job 8255:
==> flow/design.v (excerpt) <==
module ml_demodulator(
    i_clk,
    i_reset,
    i_trig,
    i_y_hat,
    i_r,
    i_rd_rdy,
    o_rd_vld,
    o_llr,
    o_hard_bit
);
input i_clk;
input i_reset;
input i_trig;
input [159:0] i_y_hat;
input [319:0] i_r;
input i_rd_rdy;
output o_rd_vld;
output [7:0] o_llr;
output o_hard_bit;
localparam IDLE = 0;
localparam R44_S = 4'd1;
localparam R33_S = 4'd2;
localparam R34_S = 4'd3;
localparam R22_S = 4'd4;
localparam BUF = 3'd1;
localparam CAL_AB = 3'd2;
localparam OUT = 3'd3;
localparam CAL_CD = 3'd4;
localparam CAL_EF = 3'd5;
localparam CAL_GH = 3'd6;
localparam COMPARE = 3'd7;
integer i, j, k, m, n, p, q;
wire       gclk1, gclk2, gclk3; 
wire [1:0] SQRT   = 2'b1_1;  
wire [39:0] r34, r23, r24, r12, r13, r14;
wire [19:0] r44, r33, r22, r11;
wire [39:0] y4, y3, y2, y1;
reg [9:0] r34_r_r, r24_r_r, r14_r_r, r23_r_r, r13_r_r, r12_r_r, r34_i_r, r24_i_r, r14_i_r, r23_i_r, r13_i_r, r12_i_r;
  ...
clock: 8.51 ns
lec_check: 0
abc_area: 1
cap_margin: 20
core_margin: 7
core_utilization: 40
slew_margin: 0
run.sh (not shown) runs the stock make flow with config.mk's settings and CLKGATE_MAP_FILE=.
No crash in job 8255: every stage finished, but the layout fails its final checks due to negative setup slack.
> inputs changed (job 8255 -> job 3452)
diff --git a/flow/config.mk b/flow/config.mk
--- a/flow/config.mk
+++ b/flow/config.mk
@@ -8 +7,0 @@
-export ABC_AREA = 1
@@ -10,3 +9,4 @@
-export CORE_MARGIN = 7
-export CORE_UTILIZATION = 40
-export SLEW_MARGIN = 0
+export CORE_MARGIN = 2
+export CORE_UTILIZATION = 70
+export SETUP_SLACK_MARGIN = -0.54
+export SLEW_MARGIN = 20
==> flow/constraint.sdc <==
create_clock -name core_clock -period 9.44 [get_ports {i_clk}]
set_input_delay 1.8880 -clock core_clock [delete_from_list [all_inputs] [get_ports {i_clk}]]
set_output_delay 1.8880 -clock core_clock [all_outputs]
set_load 0.01 [all_outputs]
Job 3452 finished all stages; layout check result: FAIL, due to negative setup slack. Job 8255 -> job 3452: cell count of the worst hold path delta 0, exact match. Run comparison: job 3452 capture point of the critical path j1_path_r[2][0]; job 8255 capture point of the critical path L_min1_r[3][7]. Die outline area was higher in the run labelled job 8255. In job 3452 relative to job 8255, synthesized cell count had gone down by more than 10%.
For job 6664, these inputs were changed with respect to job 3452:
diff --git a/flow/config.mk b/flow/config.mk
--- a/flow/config.mk
+++ b/flow/config.mk
@@ -10,2 +10,2 @@
-export CORE_UTILIZATION = 70
-export SETUP_SLACK_MARGIN = -0.54
+export CORE_UTILIZATION = 44
+export PLACE_DENSITY = 0.6
==> flow/constraint.sdc <==
create_clock -name core_clock -period 10.7 [get_ports {i_clk}]
set_input_delay 2.1400 -clock core_clock [delete_from_list [all_inputs] [get_ports {i_clk}]]
set_output_delay 2.1400 -clock core_clock [all_outputs]
set_load 0.01 [all_outputs]
[summary]
Out of job 3452 and job 6664, the only run to close with the timing, design-rule and antenna checks passing was job 6664.
The total routing usage reported by global routing number comes out lower for job 6664 vs job 3452.
On job 6664: maximum net fanout on the critical path is 3 lower than what job 3452 gave.
[job 6664] horizontal die size rose about 26% relative to job 3452


v29:
Starting RTL as in the previous note.
## ml_demodulator
module ml_demodulator(
    i_clk,
    i_reset,
    i_trig,
    i_y_hat,
    i_r,
    i_rd_rdy,
    o_rd_vld,
    o_llr,
    o_hard_bit
);
clock: 11.0 ns
lec_check: 0
abc_area: 1
cap_margin: 20
core_margin: 8
core_utilization: 21
cts_cluster_diameter: 284
place_density: 0.6
slew_margin: 20
v29 | stages: all done | timing, DRC, antenna: all pass
Modified inputs, v55 compared to v29
Settings: CORE_UTILIZATION changed from 21 to 66; CTS_CLUSTER_DIAMETER changed from 284 to 95; MAX_ROUTING_LAYER newly set to met4; CORE_MARGIN changed from 8 to 2; ABC_AREA removed (was 1); the clock period (ns, I/O delays scaled along) changed from 11.0 to 8.9.
### Flow results
[v55] flow finished | final checks: failed | reasons: negative setup slack. v55 vs v29 on average wire per cell in the routed design: v55 is the higher one. Taking v55 over v29, the chip area in the Yosys report ratio works out to 0.937. The worst setup path startpoint comes out j4_r[1] in one run and j4_r[0] in the other, namely in v29 and v55 respectively. After synthesis and placement, the instance count of v55 is below that of v29. met1 track demand over resource came out higher on v55 than on v29. v55: setup slack is 1.73 ns lower than what v29 reported.
Input-level comparison between v46 and v55:
Settings: clearing PLACE_DENSITY, which used to be 0.6; putting SETUP_SLACK_MARGIN at 0.72 where nothing was set; clearing CTS_CLUSTER_DIAMETER, which used to be 95; clearing MAX_ROUTING_LAYER, which used to be met4; putting CTS_CLUSTER_SIZE at 37 where nothing was set; swapping 66 for 70 in CORE_UTILIZATION; swapping 8.9 for 4.57 in the clock period (ns, I/O delays scaled along).
Results
As the logs show, v46 stopped at 5_1_grt after a tool error, so it never reached the end of the flow. Looking at total cell area at the placement stage, v46 sits 0.0084 sq mm above v55. Lower area of the placeable core goes to v46 over v55. Comparing v46 against v55, there is no change at all in cell count after synthesis. Diff v55 -> v46: clock sink count roughly the same, total die size lower, number of cell rows lower. Comparing v46 against v55, there is no change at all in adder-cell share of the synthesized area. Looking at half-perimeter wire length after placement, v46 sits about 22% higher than v55 does. Height of the die delta for v46 relative to v55: 2.9% lower.
Modified inputs, v3 compared to v46
Settings: a change of CORE_UTILIZATION from 70 to 66; a change of CTS_CLUSTER_SIZE from 37 to 43; a change of SETUP_SLACK_MARGIN from 0.72 to -0.57; a change of the clock period (ns, I/O delays scaled along) from 4.57 to 8.24.
Notes after the runs:
Nothing crashed in v3 and all stages finished; the problem is that the final layout failed, the offending checks being negative setup slack.
Initial core utilization delta for v3 relative to v46: 3.9 points lower
Diff v46 -> v3: TritonCTS buffer count went down by 1.5%, average instance area after synthesis comparable.
From v46 to v3 the numbers moved as follows: die area grew by 0.0056 sq mm, final RePlAce weighted congestion moved down, number of instances resized during post-cts repair decreased by 37% relative to the old numbers.
Delta (v3 minus v46): post-synthesis cell area shows no meaningful change; pre-CTS setup slack shows an increase of 3.71 ns.
Across both runs, placement row count was higher for v3 than for v46.
As far as hold buffer count at CTS goes, v3 and v46 are indistinguishable; the numbers are identical.
For v40, these inputs were changed with respect to v3:
Settings: SETUP_SLACK_MARGIN: -0.57 -> unset; PLACE_DENSITY: unset -> 0.6; CTS_CLUSTER_SIZE: 43 -> unset; CORE_UTILIZATION: 66 -> 16; the clock period (ns, I/O delays scaled along): 8.24 -> 11.8.
==> comparison <==
v40 went all the way through synthesis, placement and routing and the layout is clean on timing, DRC and antenna. Changes observed in v40 relative to v3: count of standard-cell rows +100%. The sequential fraction of total cell area of v40 is higher than that of v3. Diff v40 and v3: sum of met2 wire segment lengths after detailed routing lower in v40. Summary of v40 over v3: maximum frequency went down; wire length of the first global-routing pass decreased about 4.5%.


ml_demodulator again, from the RTL that the note above started with.
Settings: LEC_CHECK=0, CAP_MARGIN=15, CORE_ASPECT_RATIO=0.5, CORE_MARGIN=2, CORE_UTILIZATION=72, CTS_CLUSTER_DIAMETER=334, CTS_CLUSTER_SIZE=99, PLACE_DENSITY=0.4, SETUP_SLACK_MARGIN=0.71, SLEW_MARGIN=20, TNS_END_PERCENT=5; clock period 5.65 ns.
The baseline failed in global routing (5_1_grt) with GRT-0116.
Rerun with:
- CAP_MARGIN: 15 -> 20
- CORE_ASPECT_RATIO: 0.5 -> not set
- CORE_UTILIZATION: 72 -> 64
- CTS_CLUSTER_DIAMETER: 334 -> not set
- CTS_CLUSTER_SIZE: 99 -> not set
- PLACE_DENSITY: 0.4 -> not set
- SETUP_SLACK_MARGIN: 0.71 -> not set
- TNS_END_PERCENT: 5 -> not set
- clock period: 5.65 -> 4.57 ns (I/O delays scaled with it)
Outcome:
- The changed run aborted during global routing (5_1_grt), error ODB-0269
- die size came out higher by 12%
- area after synthesis does not change
- synthesized cell count stays the same
Rerun with:
- CORE_UTILIZATION: 64 -> 70
- CTS_CLUSTER_SIZE: not set -> 41
- HOLD_SLACK_MARGIN: not set -> -0.1
- SETUP_SLACK_MARGIN: not set -> -0.54
- clock period: 4.57 -> 8.51 ns (I/O delays scaled with it)
After rerunning: The new run completed and failed the layout checks on capacitance limit, slew limit, setup timing; area after synthesis is unchanged; synthesized cell count is unchanged; die size drops by 8.5%.
Rerun with:
- CORE_UTILIZATION: 70 -> 72
- CTS_CLUSTER_SIZE: 41 -> not set
- HOLD_SLACK_MARGIN: -0.1 -> not set
- SETUP_SLACK_MARGIN: -0.54 -> 2.77
- clock period: 8.51 -> 9.44 ns (I/O delays scaled with it)
After rerunning: The new run completed and failed the layout checks on setup timing. First-iteration DRC count falls by 14%. Routed wire length falls by 8.2%.


ml_demodulator again, from the RTL that the note above started with.
Design ml_demodulator, start of the top module:
module ml_demodulator(
    i_clk,
    i_reset,
    i_trig,
    i_y_hat,
    i_r,
    i_rd_rdy,
    o_rd_vld,
    o_llr,
    o_hard_bit
);
input i_clk;
input i_reset;
input i_trig;
input [159:0] i_y_hat;
input [319:0] i_r;
input i_rd_rdy;
output o_rd_vld;
output [7:0] o_llr;
output o_hard_bit;
localparam IDLE = 0;
localparam R44_S = 4'd1;
localparam R33_S = 4'd2;
localparam R34_S = 4'd3;
localparam R22_S = 4'd4;
localparam BUF = 3'd1;
localparam CAL_AB = 3'd2;
localparam OUT = 3'd3;
localparam CAL_CD = 3'd4;
localparam CAL_EF = 3'd5;
localparam CAL_GH = 3'd6;
localparam COMPARE = 3'd7;
integer i, j, k, m, n, p, q;
wire       gclk1, gclk2, gclk3; 
wire [1:0] SQRT   = 2'b1_1;  
wire [39:0] r34, r23, r24, r12, r13, r14;
wire [19:0] r44, r33, r22, r11;
wire [39:0] y4, y3, y2, y1;
reg [9:0] r34_r_r, r24_r_r, r14_r_r, r23_r_r, r13_r_r, r12_r_r, r34_i_r, r24_i_r, r14_i_r, r23_i_r, r13_i_r, r12_i_r;
wire [9:0] r34_r_w, r24_r_w, r14_r_w, r23_r_w, r13_r_w, r12_r_w, r34_i_w, r24_i_w, r14_i_w, r23_i_w, r13_i_w, r12_i_w;
reg [9:0] r44_r_r, r33_r_r, r22_r_r, r11_r_r;
wire [9:0] r44_r_w, r33_r_w, r22_r_w, r11_r_w;
reg [7:0] y1_r_r, y2_r_r, y3_r_r, y4_r_r, y1_i_r, y2_i_r, y3_i_r, y4_i_r;
reg [7:0] y1_r_w, y2_r_w, y3_r_w, y4_r_w, y1_i_w, y2_i_w, y3_i_w, y4_i_w;
wire [8:0] rsmul_o_r, rsmul_o_i;
reg [5:0] rsmul_i_r_r, rsmul_i_r_i;
reg [1:0] rsmul_i_s_r;
reg [3:0] rs_state_r, rs_state_w;
reg [1:0] rs_count_r, rs_count_w;
reg [2:0] state_r, state_w;
reg [1:0] count_r, count_w;
reg [12:0] L_tmp_r[0:3];
reg [12:0] L_tmp_w[0:3];
reg [1:0] j2_path_r[0:3];
reg [1:0] j2_path_w[0:3];
reg [1:0] j1_path_r[0:3];
reg [1:0] j1_path_w[0:3];
reg [9:0] y_tmp_r, y_tmp_i;
reg [9:0] rs1r, rs1i, rs2r, rs2i, rs3r, rs3i, rs4r, rs4i;
reg [9:0] rs_other_r, rs_other_i;
reg signed [11:0] a, b;
reg signed [11:0] c, d;
reg signed [11:0] e[0:3];
reg signed [11:0] f[0:3];
reg signed [11:0] g[0:3];
reg signed [11:0] h[0:3];
reg [11:0] cal_tmp_r, cal_tmp_i;
reg [12:0] L_tmp1;
reg [12:0] L_tmp2;
reg [12:0] L_tmp3[0:3];
reg [12:0] L_tmp4[0:3];
reg [1:0] j3_r, j3_w, j4_r, j4_w, j2_r, j2_w, j1_r, j1_w;
reg [12:0] L_min1_r[0:3];
reg [12:0] L_min1_w[0:3];
  ...
Settings: LEC_CHECK=0, CAP_MARGIN=20, CORE_MARGIN=2, CORE_UTILIZATION=69, CTS_CLUSTER_DIAMETER=34, CTS_CLUSTER_SIZE=43, SETUP_SLACK_MARGIN=2.46, SLEW_MARGIN=20; clock period 8.24 ns.
The starting point died in 5_1_grt with ODB-0269.
==> next run, changes <==
Settings changed: CORE_UTILIZATION 69 to 58, CTS_CLUSTER_DIAMETER 34 to default, CTS_CLUSTER_SIZE 43 to default, PLACE_DENSITY from default to 0.6, SETUP_SLACK_MARGIN 2.46 to default.
Clock period 8.24 ns to 8.89 ns, I/O delays scaled along.
What happened: Now the flow finished but fails on negative setup slack; die area climbs by about a fifth; synthesized cell count does not change; area after synthesis stays the same.
==> next run, changes <==
Settings changed: ABC_AREA from default to 1, CORE_UTILIZATION 58 to 21, CTS_CLUSTER_DIAMETER from default to 150.
Clock period 8.89 ns to 11.0 ns, I/O delays scaled along.
Outcome: The changed run went through all stages and came out clean; final area shrinks by 2.5%; critical path depth climbs by 4; cell count climbs by 44%.
